== exp/fjord ==
// top
module top(
        clk, reset, up, down, hsync, vsync, rgb, pmod_switch, pause_switch,
         MISO, SW, SS, MOSI, SCLK, LED, an, seg
    );
export LEC_CHECK = 0
export ABC_AREA = 1
export CAP_MARGIN = 20
export CORE_MARGIN = 2
export CORE_UTILIZATION = 70
export CTS_CLUSTER_DIAMETER = 207
export SLEW_MARGIN = 20
create_clock -name core_clock -period 2.99 [get_ports {clk}]
run.sh (not shown) runs the stock make flow with config.mk's settings and CLKGATE_MAP_FILE=.
Relative to exp/fjord, the following input files were edited for exp/sierra:
Settings: CTS_CLUSTER_DIAMETER: 207 -> unset; ABC_AREA: 1 -> unset; CORE_UTILIZATION: 70 -> 51; the clock period (ns, I/O delays scaled along): 2.99 -> 5.12.
All of exp/sierra and exp/fjord finish clean.
First-pass GRT wire length (exp/sierra vs. exp/fjord) decreases by more than 10%
exp/sierra vs exp/fjord — clock tree buffer count of the final layout climbed by a few percent
On worst-skew pair later-pin latency, exp/fjord tracks exp/sierra almost exactly.
exp/fjord reports its end of the critical path as gs.r_dig2[1] while exp/sierra reports gs.r_dig2[3].
exp/fjord ended up with sky130_fd_sc_hd__ha_1 as its critical-path cell with the highest stage delay; exp/sierra ended up with sky130_fd_sc_hd__dfxtp_1.

---

Setup of run A:
top again, from the RTL that the note above started with.
export LEC_CHECK = 0
export ABC_AREA = 0
export CAP_MARGIN = 10
export CELL_PAD_IN_SITES_DETAIL_PLACEMENT = 0
export CELL_PAD_IN_SITES_GLOBAL_PLACEMENT = 3
export CORE_ASPECT_RATIO = 0.88
export CORE_MARGIN = 4
export CORE_UTILIZATION = 66
export CTS_CLUSTER_SIZE = 21
export GPL_ROUTABILITY_DRIVEN = 0
export GPL_TIMING_DRIVEN = 0
export HOLD_SLACK_MARGIN = 0.08
export MAX_ROUTING_LAYER = met5
export MIN_ROUTING_LAYER = met2
export PLACE_DENSITY_LB_ADDON = 0.0
export SETUP_SLACK_MARGIN = -0.19
export SLEW_MARGIN = 0
export TNS_END_PERCENT = 15
create_clock -name core_clock -period 4.34 [get_ports {clk}]
In the summary table, run A is marked failed, with error FLW-0024 raised in 3_1_place_gp_skip_io.
Relative to run A, the following input files were edited for run B:
==> flow/config.mk <==
export PLATFORM = sky130hd
export DESIGN_NAME = top
export DESIGN_NICKNAME = top
export VERILOG_FILES = /design/flow/design.v
export SDC_FILE = /design/flow/constraint.sdc
export NUM_CORES = 4
export LEC_CHECK = 0
export CAP_MARGIN = 20
export CORE_MARGIN = 2
export CORE_UTILIZATION = 40
export SLEW_MARGIN = 20
==> flow/constraint.sdc <==
create_clock -name core_clock -period 5.88 [get_ports {clk}]
set_input_delay 1.1760 -clock core_clock [delete_from_list [all_inputs] [get_ports {clk}]]
set_output_delay 1.1760 -clock core_clock [all_outputs]
set_load 0.01 [all_outputs]
==> results <==
Run B ran to completion and came out clean on the timing, DRC and antenna checks. Compared run B vs run A, and number of placement rows is up in run B. Run B vs run A — initial core utilization dropped 27 points. Run B vs run A, full die area went up by 13000 um^2. The floorplan die height of run B is higher than that of run A. Re number of standard cells after synthesis: no difference whatsoever between run B and run A.
What run C does differently from run B at the input level:
--- a/flow/config.mk
+++ b/flow/config.mk
@@ -6,6 +6,9 @@
 export NUM_CORES = 4
 export LEC_CHECK = 0
+export ABC_AREA = 1
 export CAP_MARGIN = 20
 export CORE_MARGIN = 2
-export CORE_UTILIZATION = 40
+export CORE_UTILIZATION = 72
+export PLACE_DENSITY = 0.37
+export SETUP_SLACK_MARGIN = -0.15
 export SLEW_MARGIN = 20
==> flow/constraint.sdc <==
create_clock -name core_clock -period 2.84 [get_ports {clk}]
set_input_delay 0.5680 -clock core_clock [delete_from_list [all_inputs] [get_ports {clk}]]
set_output_delay 0.5680 -clock core_clock [all_outputs]
set_load 0.01 [all_outputs]
Notes after the runs:
- Complete run, failing final checks: run C, reason setup timing.
- Relative to run B, critical path arrival has decreased by 1.62 ns in run C.
- Compared with run B, run C is the more power-hungry design.
- Post-cts repair resize count is higher on run C
> inputs changed (run C -> run D)
--- a/flow/config.mk
+++ b/flow/config.mk
@@ -6,9 +6,6 @@
 export NUM_CORES = 4
 export LEC_CHECK = 0
-export ABC_AREA = 1
 export CAP_MARGIN = 20
 export CORE_MARGIN = 2
-export CORE_UTILIZATION = 72
-export PLACE_DENSITY = 0.37
-export SETUP_SLACK_MARGIN = -0.15
+export CORE_UTILIZATION = 40
 export SLEW_MARGIN = 20
==> flow/constraint.sdc <==
create_clock -name core_clock -period 5.12 [get_ports {clk}]
set_input_delay 1.0240 -clock core_clock [delete_from_list [all_inputs] [get_ports {clk}]]
set_output_delay 1.0240 -clock core_clock [all_outputs]
set_load 0.01 [all_outputs]
Notes after the runs:
- Run D: flow completed, timing, DRC and antenna clean
- Against run C, number of instances in the placed design in run D fell by a little under 10%.
- Proportion of power drawn by combinational gates in run D is 0.5 points lower than in run C
- Comparing run D and run C, the lower cell area after placement is on run D.
- Run D: width of the chip is about 33% higher than what run C reported.
- Compared run C against run D; met1 routed wirelength after detailed routing within noise.
- Diff run C -> run D: power share of the clock group dropped 0.9 points, post-synth area from yosys stat dropped about 0.9%.
- Taking run C as the reference point, the clock skew of run D rises by 0.0087 ns.
diff inputs: run D => run E
--- a/flow/config.mk
+++ b/flow/config.mk
@@ -8,4 +8,4 @@
 export CAP_MARGIN = 20
 export CORE_MARGIN = 2
-export CORE_UTILIZATION = 40
+export CORE_UTILIZATION = 17
 export SLEW_MARGIN = 20
==> flow/constraint.sdc <==
create_clock -name core_clock -period 13.7 [get_ports {clk}]
set_input_delay 2.7400 -clock core_clock [delete_from_list [all_inputs] [get_ports {clk}]]
set_output_delay 2.7400 -clock core_clock [all_outputs]
set_load 0.01 [all_outputs]
- Run E | stages: all done | timing, DRC, antenna: all pass
- Compared with run D, run E shows core region area that has gone up by more than 100%.
- Going from run D to run E, via count grew slightly.
- [compare] base=run D new=run E: number of antenna violations at the first check in global routing saw an increase; die area saw an increase.

---

top again, from the RTL that the note above started with.
clock: 10.0 ns
lec_check: 0
cap_margin: 20
core_margin: 2
core_utilization: 40
cts_cluster_size: 92
hold_slack_margin: 0.12
min_routing_layer: met2
slew_margin: 20
The starting point produced a layout that fails on design-rule violations.
Next try:
- CORE_UTILIZATION: 40 -> 50
- CTS_CLUSTER_SIZE: 92 -> 95
- HOLD_SLACK_MARGIN: 0.12 -> not set
- MIN_ROUTING_LAYER: met2 -> not set
- clock period: 10.0 -> 6.15 ns (I/O delays scaled with it)
This time the run ran to the end with no violations.
Hold slack hardly moves.
Final area goes down by about 1.4%.
Sequential cell count stays the same.
Worst setup slack loses 3.1 ns.
Area after synthesis is unchanged.
Global-route usage drops by 5.7 points.

---

top again, from the RTL that the note above started with.
Settings: LEC_CHECK=0, ABC_AREA=1, CAP_MARGIN=20, CORE_MARGIN=2, CORE_UTILIZATION=69, CTS_CLUSTER_DIAMETER=54, SETUP_SLACK_MARGIN=1.92, SLEW_MARGIN=20; clock period 7.81 ns.
The starting point completed with no timing, DRC or antenna violations.
Change:
CORE_UTILIZATION = 72   (was 69)
CTS_CLUSTER_DIAMETER = default   (was 54)
SETUP_SLACK_MARGIN = 0.46   (was 1.92)
clock period = 3.11 ns   (was 7.81 ns; I/O delays follow)
=> The changed run ran to the end with no violations; core utilization is higher by 7.7 points; combinational power came out higher to 2.7 times its value; sequential power rose by 150%; first-iteration DRC count increases by 4.6%.
Change:
PLACE_DENSITY = 0.38   (was default)
SETUP_SLACK_MARGIN = default   (was 0.46)
clock period = 2.84 ns   (was 3.11 ns; I/O delays follow)
Result: The changed run ran to the end with violations: negative setup slack. Design area falls by 0.39%. Fmax falls by 7.4%. Power rises by 10%. Worst setup slack is worse by 0.50 ns.

---

Setup of job 7067:
top again, from the RTL that the note above started with.
Settings: LEC_CHECK=0, CAP_MARGIN=35, CELL_PAD_IN_SITES_DETAIL_PLACEMENT=0, CORE_ASPECT_RATIO=0.91, CORE_MARGIN=2, CORE_UTILIZATION=72, CTS_CLUSTER_SIZE=72, GPL_ROUTABILITY_DRIVEN=0, GPL_TIMING_DRIVEN=1, MIN_ROUTING_LAYER=met1, PLACE_DENSITY=0.38, SETUP_SLACK_MARGIN=1.95, SLEW_MARGIN=0; clock period 7.53 ns.
The following lists how job 6804 was set up differently from job 7067:
Settings: PLACE_DENSITY now 0.63, was 0.38; ABC_AREA now 1, previously not set; CTS_CLUSTER_SIZE no longer set, was 72; SETUP_SLACK_MARGIN no longer set, was 1.95; CORE_ASPECT_RATIO no longer set, was 0.91; the clock period (ns, I/O delays scaled along) now 2.95, was 7.53.
### Flow results
The flow completed for job 6804, but it is not clean: the layout still shows negative setup slack. On register share of the cell area, the lower figure sits with job 6804, not job 7067. Final area (job 7067 / job 6804): 0.946. On area occupied by registers, job 7067 tracks job 6804 almost exactly. Worst setup path startpoint = pg.y_pad_reg[0]: job 7067; worst setup path startpoint = pg.y_ball_reg[1]: job 6804.
Inputs modified between job 6804 and job 8473:
Settings: CORE_MARGIN: 2 -> 6; ABC_AREA: 1 -> unset; PLACE_DENSITY: 0.63 -> 0.38; CORE_UTILIZATION: 72 -> 65; the clock period (ns, I/O delays scaled along): 2.95 -> 7.53.
Findings:
- Ran to the end and failed final checks on negative setup slack: job 6804.
- Job 8473 did not stop at any stage, and its layout met the timing, DRC and antenna checks.
- Initial detailed-routing violation count: job 8473 and job 6804 compared, higher one is job 6804
- Job 6804 → job 8473: number of clock buffers inserted by TritonCTS has increased; cell count has decreased; area of the mapped netlist has decreased.
- Clock-buffer cell count was lower in job 8473 than in job 6804.
- Going from job 6804 to job 8473, area enclosed by the die boundary climbed 21%, combined global-route utilization of all metal layers now sits lower, combinational share of power dropped 0.4 points.
- Job 8473 gives more time the worst path needs with I/O delays and setup than job 6804 did.
- Changes observed in job 8473 relative to job 6804: fraction of the mapped netlist area in compound gates rose by 0.71 points; sequential power decreased by about 60% relative to the old numbers.
Here is what was changed in the inputs of job 4653 compared with job 8473.
Settings: swapping 0 for 40 in SLEW_MARGIN; swapping 65 for 72 in CORE_UTILIZATION; putting SETUP_SLACK_MARGIN at 0.39 where nothing was set; putting ABC_AREA at 1 where nothing was set; swapping 0.38 for 0.63 in PLACE_DENSITY; swapping 35 for 0 in CAP_MARGIN; swapping 6 for 2 in CORE_MARGIN; swapping 7.53 for 2.95 in the clock period (ns, I/O delays scaled along).
Results
- Across job 8473 and job 4653, a clean result was obtained everywhere but in job 4653.
- The final report for job 4653 shows a completed flow and a layout that fails verification, specifically negative setup slack.
- Taking job 8473 over job 4653, the synthesized area per cell ratio works out to 1.18.
- For job 8473, the worst setup path endpoint was gs.r_dig2[3], unlike job 4653, where it was gs.r_dig2[0].
- Job 4653: die size is about 18% lower than what job 8473 reported.
- The power consumption in job 8473 is 0.39 times that in job 4653.
- Diff job 4653 and job 8473: critical path depth higher in job 4653
- Final cell area: job 4653 above job 8473
- Job 4653 ended up with a higher number of cells on the worst reg-to-reg path than job 8473 did.
Input-level comparison between job 2992 and job 4653:
Settings: CORE_ASPECT_RATIO newly set to 0.9; TNS_END_PERCENT newly set to 40; CTS_CLUSTER_SIZE newly set to 79; PLACE_DENSITY removed (was 0.63); CAP_MARGIN changed from 0 to 35; SETUP_SLACK_MARGIN removed (was 0.39); SLEW_MARGIN changed from 40 to 0; ABC_AREA removed (was 1); PLACE_DENSITY_LB_ADDON newly set to 0.01; the clock period (ns, I/O delays scaled along) changed from 2.95 to 6.55.
Job 2992: PASS, flow complete, no timing, DRC or antenna violations
Diff job 4653 -> job 2992: clock transition at the register clock pins on the worst setup and hold paths after CTS saw little to no change; multi-input logic portion of the cell area rose by 3.9 points.
For worst hold slack, job 2992 and job 4653 come out practically identical.
Edits applied to the flow inputs when going from job 2992 to job 9438:
Settings: TNS_END_PERCENT removed (was 40); MIN_ROUTING_LAYER removed (was met1); CORE_ASPECT_RATIO removed (was 0.9); SLEW_MARGIN changed from 0 to 20; CELL_PAD_IN_SITES_DETAIL_PLACEMENT removed (was 0); GPL_TIMING_DRIVEN removed (was 1); CAP_MARGIN changed from 35 to 20; GPL_ROUTABILITY_DRIVEN removed (was 0); CTS_CLUSTER_DIAMETER newly set to 355; ABC_AREA newly set to 1; CTS_CLUSTER_SIZE changed from 79 to 14; the clock period (ns, I/O delays scaled along) changed from 6.55 to 2.84.
- Share of total power in combinational logic: job 9438 and job 2992 compared, higher one is job 9438
- Job 9438 vs. job 2992: global-route usage now larger, fraction of area in registers now smaller, maximum number of pins on one net before global-route repair now smaller, worst hold slack across all endpoints now larger, number of clock buffer instances in the layout now smaller.
- Job 9438 ran in full, but the layout does not pass; the checks complain about negative setup slack.
Power is estimated from default activity; no workload was simulated.
